== job 3951 ==
Design axis_gain_wrapper, start of the top module:
module axis_gain_wrapper #(
    parameter integer C_S_AXI_DATA_WIDTH = 32,
    parameter integer C_S_AXI_ADDR_WIDTH = 4,
    parameter integer AUDIO_WIDTH        = 16,
    parameter integer GAIN_FBITS         = 12
)(
    input  wire aclk,
    input  wire aresetn,
    input  wire [31:0] s_axis_tdata,
    input  wire        s_axis_tlast,
    input  wire        s_axis_tvalid,
    output wire        s_axis_tready,
    output wire [31:0] m_axis_tdata,
    output wire        m_axis_tlast,
    output wire        m_axis_tvalid,
    input  wire        m_axis_tready,
    input  wire [C_S_AXI_ADDR_WIDTH-1:0] s_axi_awaddr,
    input  wire                          s_axi_awvalid,
    output reg                           s_axi_awready,
    input  wire [C_S_AXI_DATA_WIDTH-1:0] s_axi_wdata,
    input  wire [3:0]                    s_axi_wstrb,
    input  wire                          s_axi_wvalid,
    output reg                           s_axi_wready,
    output reg  [1:0]                    s_axi_bresp,
    output reg                           s_axi_bvalid,
    input  wire                          s_axi_bready,
    input  wire [C_S_AXI_ADDR_WIDTH-1:0] s_axi_araddr,
    input  wire                          s_axi_arvalid,
    output reg                           s_axi_arready,
    output reg  [C_S_AXI_DATA_WIDTH-1:0] s_axi_rdata,
    output reg  [1:0]                    s_axi_rresp,
    output reg                           s_axi_rvalid,
    input  wire                          s_axi_rready
);
Size in the first run: ~3000 cells after synthesis, roughly 0.026 mm² of cells after synthesis.
clock: 8.77 ns
lec_check: 0
cap_margin: 30
core_margin: 2
core_utilization: 70
cts_cluster_diameter: 167
cts_cluster_size: 14
place_density_lb_addon: 0.05
setup_slack_margin: -0.73
slew_margin: 20
tns_end_percent: 95
run.sh (not shown) runs the stock make flow with config.mk's settings and CLKGATE_MAP_FILE=.
Edits applied to the flow inputs when going from job 3951 to job 2146:
Settings: clearing CTS_CLUSTER_SIZE, which used to be 14; swapping 70 for 46 in CORE_UTILIZATION; clearing PLACE_DENSITY_LB_ADDON, which used to be 0.05; swapping 8.77 for 12.2 in the clock period (ns, I/O delays scaled along).
- Job 3951 did not stop at any stage, and its layout met the timing, DRC and antenna checks.
- Job 2146 | status: complete | timing, DRC, antenna: pass
- The higher area overhead of the layout relative to synthesis came out of job 3951.
- The clock network area share was comparable across job 3951 and job 2146.
- Met2 wire length: job 2146 < job 3951
- Run comparison: job 2146 end point of the critical path u_gain_r.data_o[0]; job 3951 end point of the critical path u_gain_r.data_o[3]
Modified inputs, job 2447 compared to job 2146
Settings: SETUP_SLACK_MARGIN removed (was -0.73); TNS_END_PERCENT removed (was 95); CORE_UTILIZATION changed from 46 to 40; CTS_CLUSTER_DIAMETER removed (was 167); CAP_MARGIN changed from 30 to 20; the clock period (ns, I/O delays scaled along) changed from 12.2 to 7.82.
==> results <==
On job 2447: power is 70% higher than what job 2146 gave. Global-route track usage on met2 in job 2447 vs job 2146: down 4.8 points. Changes observed in job 2447 relative to job 2146: met3 track utilization from global routing lower; utilization fell 2.5 points; die size moved up; setup slack now smaller; cell count of the worst reg-to-reg path has increased.

* * *

Starting RTL as in the previous note.
clock: 6.64 ns
lec_check: 0
cap_margin: 20
cell_pad_in_sites_global_placement: 1
core_aspect_ratio: 1.92
core_margin: 2
core_utilization: 46
cts_cluster_size: 73
gpl_routability_driven: 0
gpl_timing_driven: 1
min_routing_layer: met2
place_density_lb_addon: 0.04
slew_margin: 20
tns_end_percent: 55
The first run reached the layout checks and failed them: setup timing.
Rerun with:
==> flow/config.mk (replaced) <==
export PLATFORM = sky130hd
export DESIGN_NAME = axis_gain_wrapper
export DESIGN_NICKNAME = axis_gain_wrapper
export VERILOG_FILES = /design/flow/design.v
export SDC_FILE = /design/flow/constraint.sdc
export NUM_CORES = 4
export LEC_CHECK = 0
export CAP_MARGIN = 20
export CORE_ASPECT_RATIO = 0.69
export CORE_MARGIN = 2
export CORE_UTILIZATION = 29
export GPL_TIMING_DRIVEN = 1
export HOLD_SLACK_MARGIN = -0.1
export MIN_ROUTING_LAYER = met2
export PLACE_DENSITY = 0.56
export SLEW_MARGIN = 20
export TNS_END_PERCENT = 5
==> flow/constraint.sdc (replaced) <==
create_clock -name core_clock -period 8.0 [get_ports {aclk}]
set_input_delay 1.6000 -clock core_clock [delete_from_list [all_inputs] [get_ports {aclk}]]
set_output_delay 1.6000 -clock core_clock [all_outputs]
set_load 0.01 [all_outputs]
The changed run passed the timing, DRC and antenna checks. Sequential power came out lower by about 20%. Die area rises by 57%. Global-route usage decreases by 21 points. Critical path depth rose by 1. Count of clock-buffer cells in the layout stays the same. Non-clock buffer count goes down by 172. Clock skew shrinks by 7.9 ps. Synthesized cell count is unchanged. Area after synthesis does not change.
Rerun with:
==> flow/config.mk (replaced) <==
export PLATFORM = sky130hd
export DESIGN_NAME = axis_gain_wrapper
export DESIGN_NICKNAME = axis_gain_wrapper
export VERILOG_FILES = /design/flow/design.v
export SDC_FILE = /design/flow/constraint.sdc
export NUM_CORES = 4
export LEC_CHECK = 0
export CAP_MARGIN = 20
export CORE_MARGIN = 2
export CORE_UTILIZATION = 40
export GPL_TIMING_DRIVEN = 0
export SLEW_MARGIN = 20
export TNS_END_PERCENT = 25
After rerunning:
- worst hold slack stays flat
- routed wire length drops by a few percent
- power drops by roughly a tenth
- die size drops by a quarter to a third
- clock skew stays flat
- clock-buffer cell count climbs by 2
- register-to-register slack is worse by 420 ps
- critical path depth drops by 1
- utilization climbs by 10 points
- cell count drops by roughly a tenth
Rerun with:
--- a/flow/config.mk
+++ b/flow/config.mk
@@ -7,7 +7,14 @@
 export LEC_CHECK = 0
 export CAP_MARGIN = 20
+export CELL_PAD_IN_SITES_GLOBAL_PLACEMENT = 1
+export CORE_ASPECT_RATIO = 0.59
 export CORE_MARGIN = 2
-export CORE_UTILIZATION = 40
+export CORE_UTILIZATION = 21
+export CTS_CLUSTER_DIAMETER = 149
+export CTS_CLUSTER_SIZE = 57
+export GPL_ROUTABILITY_DRIVEN = 1
 export GPL_TIMING_DRIVEN = 0
+export HOLD_SLACK_MARGIN = 0.1
+export SETUP_SLACK_MARGIN = 1.36
 export SLEW_MARGIN = 20
-export TNS_END_PERCENT = 25
+export TNS_END_PERCENT = 20
What happened: Power went up by a little under a tenth. Combinational power rose by about a fifth. Final cell count increases by about a fifth. Clock-buffer cell count falls by 1. Setup slack improves by 290 ps. Final area is higher by a little under a tenth. Via count fell slightly. Utilization is lower by 20 points. Synthesized cell count is unchanged. Synthesized area does not change.
Rerun with:
==> flow/config.mk (replaced) <==
export PLATFORM = sky130hd
export DESIGN_NAME = axis_gain_wrapper
export DESIGN_NICKNAME = axis_gain_wrapper
export VERILOG_FILES = /design/flow/design.v
export SDC_FILE = /design/flow/constraint.sdc
export NUM_CORES = 4
export LEC_CHECK = 0
export CAP_MARGIN = 20
export CORE_ASPECT_RATIO = 0.69
export CORE_MARGIN = 2
export CORE_UTILIZATION = 29
export GPL_TIMING_DRIVEN = 1
export HOLD_SLACK_MARGIN = -0.1
export PLACE_DENSITY = 0.56
export SLEW_MARGIN = 20
export TNS_END_PERCENT = 25
After rerunning: The changed run finished clean; cell area decreases slightly; setup slack got worse by 320 ps; maximum frequency decreases by a few percent; area after synthesis stays the same; total power is about the same; utilization climbs by 9.6 points; routed wire length fell by about a fifth; clock skew came out lower by 8.6 ps.
Power and IR drop assume default switching activity.
